==> job 4696 <==
// wrapper
module wrapper #(
    parameter DATA_WIDTH = 32,
    parameter ADDR_WIDTH = 8,
    parameter RESP_WIDTH = 3
)
(
    input s3_axi_aclk,
    input s3_axi_aresetn,
    input [ADDR_WIDTH-1:0] s3_axi_awaddr,
    input s3_axi_awvalid,
    output wire s3_axi_awready,
    input [DATA_WIDTH-1:0] s3_axi_wdata,
    input [DATA_WIDTH/8:0] s3_axi_wstrb,
    input s3_axi_wvalid,
    output wire s3_axi_wready,
    output wire [RESP_WIDTH - 1:0] s3_axi_bresp,
    output wire s3_axi_bvalid,
    input s3_axi_bready,
    input [ADDR_WIDTH-1:0] s3_axi_araddr,
    input s3_axi_arvalid,
    output wire s3_axi_arready,
    output wire [DATA_WIDTH-1:0] s3_axi_rdata,
    output wire [RESP_WIDTH - 1:0] s3_axi_rresp,
    output wire s3_axi_rvalid,
    input s3_axi_rready
);
clock: 8.31 ns
lec_check: 0
abc_area: 0
cap_margin: 20
core_margin: 2
core_utilization: 72
cts_cluster_diameter: 332
cts_cluster_size: 21
gpl_timing_driven: 1
max_routing_layer: met5
place_density_lb_addon: 0.0
setup_slack_margin: 0.88
slew_margin: 20
run.sh (not shown) runs the stock make flow with config.mk's settings and CLKGATE_MAP_FILE=.
==> inputs of job 3750, as changes to job 4696 <==
==> flow/config.mk (replaced) <==
export PLATFORM = sky130hd
export DESIGN_NAME = wrapper
export DESIGN_NICKNAME = wrapper
export VERILOG_FILES = /design/flow/design.v
export SDC_FILE = /design/flow/constraint.sdc
export NUM_CORES = 4
export LEC_CHECK = 0
export CAP_MARGIN = 20
export CORE_MARGIN = 2
export CORE_UTILIZATION = 72
export PLACE_DENSITY_LB_ADDON = 0.0
export SLEW_MARGIN = 20
==> flow/constraint.sdc (replaced) <==
create_clock -name core_clock -period 7.71 [get_ports {s3_axi_aclk}]
set_input_delay 1.5420 -clock core_clock [delete_from_list [all_inputs] [get_ports {s3_axi_aclk}]]
set_output_delay 1.5420 -clock core_clock [all_outputs]
set_load 0.01 [all_outputs]
==> inputs of job 6287, as changes to job 4696 <==
==> flow/config.mk (replaced) <==
export PLATFORM = sky130hd
export DESIGN_NAME = wrapper
export DESIGN_NICKNAME = wrapper
export VERILOG_FILES = /design/flow/design.v
export SDC_FILE = /design/flow/constraint.sdc
export NUM_CORES = 4
export LEC_CHECK = 0
export ABC_AREA = 0
export CAP_MARGIN = 5
export CORE_MARGIN = 2
export CORE_UTILIZATION = 72
export CTS_CLUSTER_DIAMETER = 193
export CTS_CLUSTER_SIZE = 25
export GPL_TIMING_DRIVEN = 1
export MAX_ROUTING_LAYER = met5
export PLACE_DENSITY = 0.65
export SETUP_SLACK_MARGIN = -0.36
export SLEW_MARGIN = 20
==> flow/constraint.sdc (replaced) <==
create_clock -name core_clock -period 13.1 [get_ports {s3_axi_aclk}]
set_input_delay 2.6200 -clock core_clock [delete_from_list [all_inputs] [get_ports {s3_axi_aclk}]]
set_output_delay 2.6200 -clock core_clock [all_outputs]
set_load 0.01 [all_outputs]
==> inputs of job 9508, as changes to job 4696 <==
==> flow/config.mk (replaced) <==
export PLATFORM = sky130hd
export DESIGN_NAME = wrapper
export DESIGN_NICKNAME = wrapper
export VERILOG_FILES = /design/flow/design.v
export SDC_FILE = /design/flow/constraint.sdc
export NUM_CORES = 4
export LEC_CHECK = 0
export CAP_MARGIN = 20
export CELL_PAD_IN_SITES_GLOBAL_PLACEMENT = 1
export CORE_MARGIN = 2
export CORE_UTILIZATION = 40
export CTS_CLUSTER_DIAMETER = 53
export GPL_ROUTABILITY_DRIVEN = 0
export SLEW_MARGIN = 10
==> flow/constraint.sdc (replaced) <==
create_clock -name core_clock -period 12.7 [get_ports {s3_axi_aclk}]
set_input_delay 2.5400 -clock core_clock [delete_from_list [all_inputs] [get_ports {s3_axi_aclk}]]
set_output_delay 2.5400 -clock core_clock [all_outputs]
set_load 0.01 [all_outputs]
==> comparison table <==
| quantity | job 3750 | job 9508 | job 6287 | job 4696 |
|---|---|---|---|---|
| Status | finished with violations | no timing/DRC/antenna violations | no timing/DRC/antenna violations | no timing/DRC/antenna violations |
| Layout check failures | negative setup slack | - | - | - |
| Count of nets after finishing | 7935 | 7576 | 7530 | 7822 |
| Post-CTS repair timing setup buffer count | 10 | 0 | 0 | 21 |
| Flop pwr share | 48.3% | 49.0% | 65.0% | 61.3% |
| Critical Path RT | 8.21 ns | 13.21 ns | 13.57 ns | 8.80 ns |
| Final critical-path setup slack | -0.312 ns | 3.53 ns | 4.02 ns | 0.170 ns |
| Share of final layout cell area taken by clock buffers and inverters | 3.63% | 3.65% | 1.24% | 1.54% |
| Pin count of the biggest net entering global routing | 149 | 205 | 221 | 218 |
| Vias | 45600 | 41600 | 42900 | 45300 |
| Drt initial violations | 3432 | 2017 | 2766 | 3935 |
| Global routing met3 resource utilization | 7.51% | 2.44% | 5.72% | 7.52% |
| Non-clock buffer count | 537 | 179 | 172 | 457 |
| Vias per cell | 5.85 | 5.03 | 5.85 | 5.94 |
| Critical path data arrival time | 8.52 ns | 9.68 ns | 9.55 ns | 8.63 ns |
| Leakage power summed over all cells | 29.7 nW | 27.6 nW | 26.8 nW | 28.7 nW |
| Insertion delay of the later-clocked pin in the worst-skew pair | 0.65 ns | 0.67 ns | 0.61 ns | 0.63 ns |
| Proportion of power drawn by the clock network | 50.1% | 49.3% | 32.9% | 36.7% |
| Number of rows created at floorplan | 103 | 139 | 103 | 103 |


==> inputs of run a <==
wrapper again, from the RTL that the note above started with.
make LEC_CHECK=0 CAP_MARGIN=20 CORE_MARGIN=2 CORE_UTILIZATION=61 SLEW_MARGIN=20 finish   # period 7.3 ns
==> run b: changes against run a <==
--- a/flow/config.mk
+++ b/flow/config.mk
@@ -9,3 +9,3 @@
 export CORE_MARGIN = 2
-export CORE_UTILIZATION = 61
+export CORE_UTILIZATION = 40
 export SLEW_MARGIN = 20
==> flow/constraint.sdc (replaced) <==
create_clock -name core_clock -period 10.0 [get_ports {s3_axi_aclk}]
set_input_delay 2.0000 -clock core_clock [delete_from_list [all_inputs] [get_ports {s3_axi_aclk}]]
set_output_delay 2.0000 -clock core_clock [all_outputs]
set_load 0.01 [all_outputs]
==> metrics.csv <==
stage;metric;value;unit
cells_and_area;fin_nets;7624;
min_path;min_from;adder_instiate.s1_axi_arready_tmp$_SDFF_PN0_;
global_route;grt_pass1_wl;245000;µm
setup_path;ff2ff_setup_slack;0.79;ns
pwr;seq_power;2.57;mW
drt;met2_length;70500;µm
final_timing;fin_crit;9.21;ns
drt;drt-met1-wl;69600;µm
min_path;min_to;adder_instiate.s1_axi_arready_tmp$_SDFF_PN0_;
setup_path;cp_max_fo;19;
cells_and_area;utilization;43.7;%
job;tool_warnings;46;
pwr;clk-power;2.48;mW
setup_path;worstRegToRegCells;25;
run_status;outcome;no timing/DRC/antenna violations;
setup_path;cp.buffers_inverters;4;
# the run above: run b

==> metrics.csv <==
stage;metric;value;unit
min_path;min_to;multiplier_instiate.s2_axi_arready_tmp$_SDFF_PN0_;
run_status;violations;setup timing;
final_timing;finalSetupViolations;18;
setup_path;cp_max_fo;6;
final_timing;setup_ws;-0.720;ns
job;tool_warnings;43;
setup_path;cp.buffers_inverters;6;
pwr;seq_power;3.52;mW
run_status;outcome;complete, but fails checks;
# the run above: run a



==> inputs of build 22 <==
Starting RTL as in the previous note.
==> flow/config.mk <==
export PLATFORM = sky130hd
export DESIGN_NAME = wrapper
export DESIGN_NICKNAME = wrapper
export VERILOG_FILES = /design/flow/design.v
export SDC_FILE = /design/flow/constraint.sdc
export NUM_CORES = 4
export LEC_CHECK = 0
export ABC_AREA = 0
export CAP_MARGIN = 20
export CORE_ASPECT_RATIO = 0.71
export CORE_MARGIN = 2
export CORE_UTILIZATION = 72
export CTS_CLUSTER_DIAMETER = 332
export CTS_CLUSTER_SIZE = 21
export GPL_TIMING_DRIVEN = 1
export MAX_ROUTING_LAYER = met5
export PLACE_DENSITY_LB_ADDON = 0.0
export SETUP_SLACK_MARGIN = 1.96
export SLEW_MARGIN = 20
==> flow/constraint.sdc <==
create_clock -name core_clock -period 6.92 [get_ports {s3_axi_aclk}]
set_input_delay 1.3840 -clock core_clock [delete_from_list [all_inputs] [get_ports {s3_axi_aclk}]]
set_output_delay 1.3840 -clock core_clock [all_outputs]
set_load 0.01 [all_outputs]
==> inputs of trial 25, as changes to build 22 <==
ABC_AREA = not set   (was 0)
CORE_ASPECT_RATIO = not set   (was 0.71)
CTS_CLUSTER_DIAMETER = not set   (was 332)
CTS_CLUSTER_SIZE = 74   (was 21)
GPL_TIMING_DRIVEN = not set   (was 1)
MAX_ROUTING_LAYER = met4   (was met5)
SETUP_SLACK_MARGIN = 2.22   (was 1.96)
==> flow/constraint.sdc (replaced) <==
create_clock -name core_clock -period 7.71 [get_ports {s3_axi_aclk}]
set_input_delay 1.5420 -clock core_clock [delete_from_list [all_inputs] [get_ports {s3_axi_aclk}]]
set_output_delay 1.5420 -clock core_clock [all_outputs]
set_load 0.01 [all_outputs]
==> inputs of trial 9, as changes to build 22 <==
ABC_AREA = not set   (was 0)
CAP_MARGIN = 5   (was 20)
CORE_ASPECT_RATIO = not set   (was 0.71)
CTS_CLUSTER_DIAMETER = not set   (was 332)
CTS_CLUSTER_SIZE = 57   (was 21)
GPL_TIMING_DRIVEN = not set   (was 1)
MAX_ROUTING_LAYER = met4   (was met5)
SETUP_SLACK_MARGIN = 1.9   (was 1.96)
==> flow/constraint.sdc (replaced) <==
create_clock -name core_clock -period 6.5 [get_ports {s3_axi_aclk}]
set_input_delay 1.3000 -clock core_clock [delete_from_list [all_inputs] [get_ports {s3_axi_aclk}]]
set_output_delay 1.3000 -clock core_clock [all_outputs]
set_load 0.01 [all_outputs]
==> comparison table <==
metric	build 22	trial 25	trial 9
Outcome	complete, but fails checks	complete, but fails checks	complete, but fails checks
Violated checks	setup timing	setup timing	setup timing
Power Dens Cells	89.5 nW/um^2	101 nW/um^2	116 nW/um^2
Met3 Resource Use GR	9.63%	7.89%	10.1%
Power of the clock network	2.23 mW	3.38 mW	3.94 mW
Die extent in y	242 um	287 um	287 um
Top Consumer	sequential cells	the clock network	sequential cells
Worst Slack Setup Final	-1310 ps	-359 ps	-1520 ps
Area Overhead vs Synth	17.4%	17.2%	20.0%
Critical path data arrival time	8680 ps	8550 ps	8500 ps
Number of placed instances with taps included	7,744	7,634	7,759
Final period util	119%	105%	123%
Total die area	82,400 um^2	82,400 um^2	82,400 um^2
CTS clk-pin slew, worst paths	100 ps	70 ps	60 ps
Tap cell count	1,068	1,050	1,050
Area share of buffers outside the clock network	10.7%	8.92%	10.6%


==> job 6273: inputs <==
Starting RTL as in the previous note.
clock: 7.62 ns
lec_check: 0
cap_margin: 20
core_margin: 2
core_utilization: 72
cts_cluster_size: 59
max_routing_layer: met4
place_density_lb_addon: 0.0
setup_slack_margin: 2.18
slew_margin: 20
==> inputs of job 1017, as changes to job 6273 <==
Settings changed: CTS_CLUSTER_DIAMETER from default to 335, CTS_CLUSTER_SIZE 59 to 15, MAX_ROUTING_LAYER met4 to default, SETUP_SLACK_MARGIN 2.18 to -0.39.
==> flow/constraint.sdc (replaced) <==
create_clock -name core_clock -period 7.17 [get_ports {s3_axi_aclk}]
set_input_delay 1.4340 -clock core_clock [delete_from_list [all_inputs] [get_ports {s3_axi_aclk}]]
set_output_delay 1.4340 -clock core_clock [all_outputs]
set_load 0.01 [all_outputs]
==> inputs of job 6941, as changes to job 6273 <==
Settings changed: CAP_MARGIN 20 to 0, CORE_UTILIZATION 72 to 71, CTS_CLUSTER_SIZE 59 to 37, MAX_ROUTING_LAYER met4 to default, PLACE_DENSITY_LB_ADDON 0.0 to default, SETUP_SLACK_MARGIN 2.18 to 1.25.
==> flow/constraint.sdc (replaced) <==
create_clock -name core_clock -period 8.68 [get_ports {s3_axi_aclk}]
set_input_delay 1.7360 -clock core_clock [delete_from_list [all_inputs] [get_ports {s3_axi_aclk}]]
set_output_delay 1.7360 -clock core_clock [all_outputs]
set_load 0.01 [all_outputs]
==> results <==
Worst hold slack: job 6941 > job 1017 > job 6273. Combinational power: job 6941 < job 6273 < job 1017. Job 6273 finished but fails on setup timing. Job 1017 finished but failed the layout checks on setup timing. Job 6941 finished with timing, DRC and antenna clean. Final cell count: job 6273 > job 1017 > job 6941. Between job 6941 and job 1017, the lower global-route usage is in job 6941 (gap 0.70 points). Of job 6273 and job 6941, job 6941 has the higher register-to-register slack (gap 1.2 ns). Worst setup slack, lowest first: job 1017, job 6273, job 6941. Against job 1017, the via count of job 6941 is smaller by 1.8%. Clock skew: job 6941 < job 6273 < job 1017.
No activity file was given, so power comes from the tool's default toggle rates.
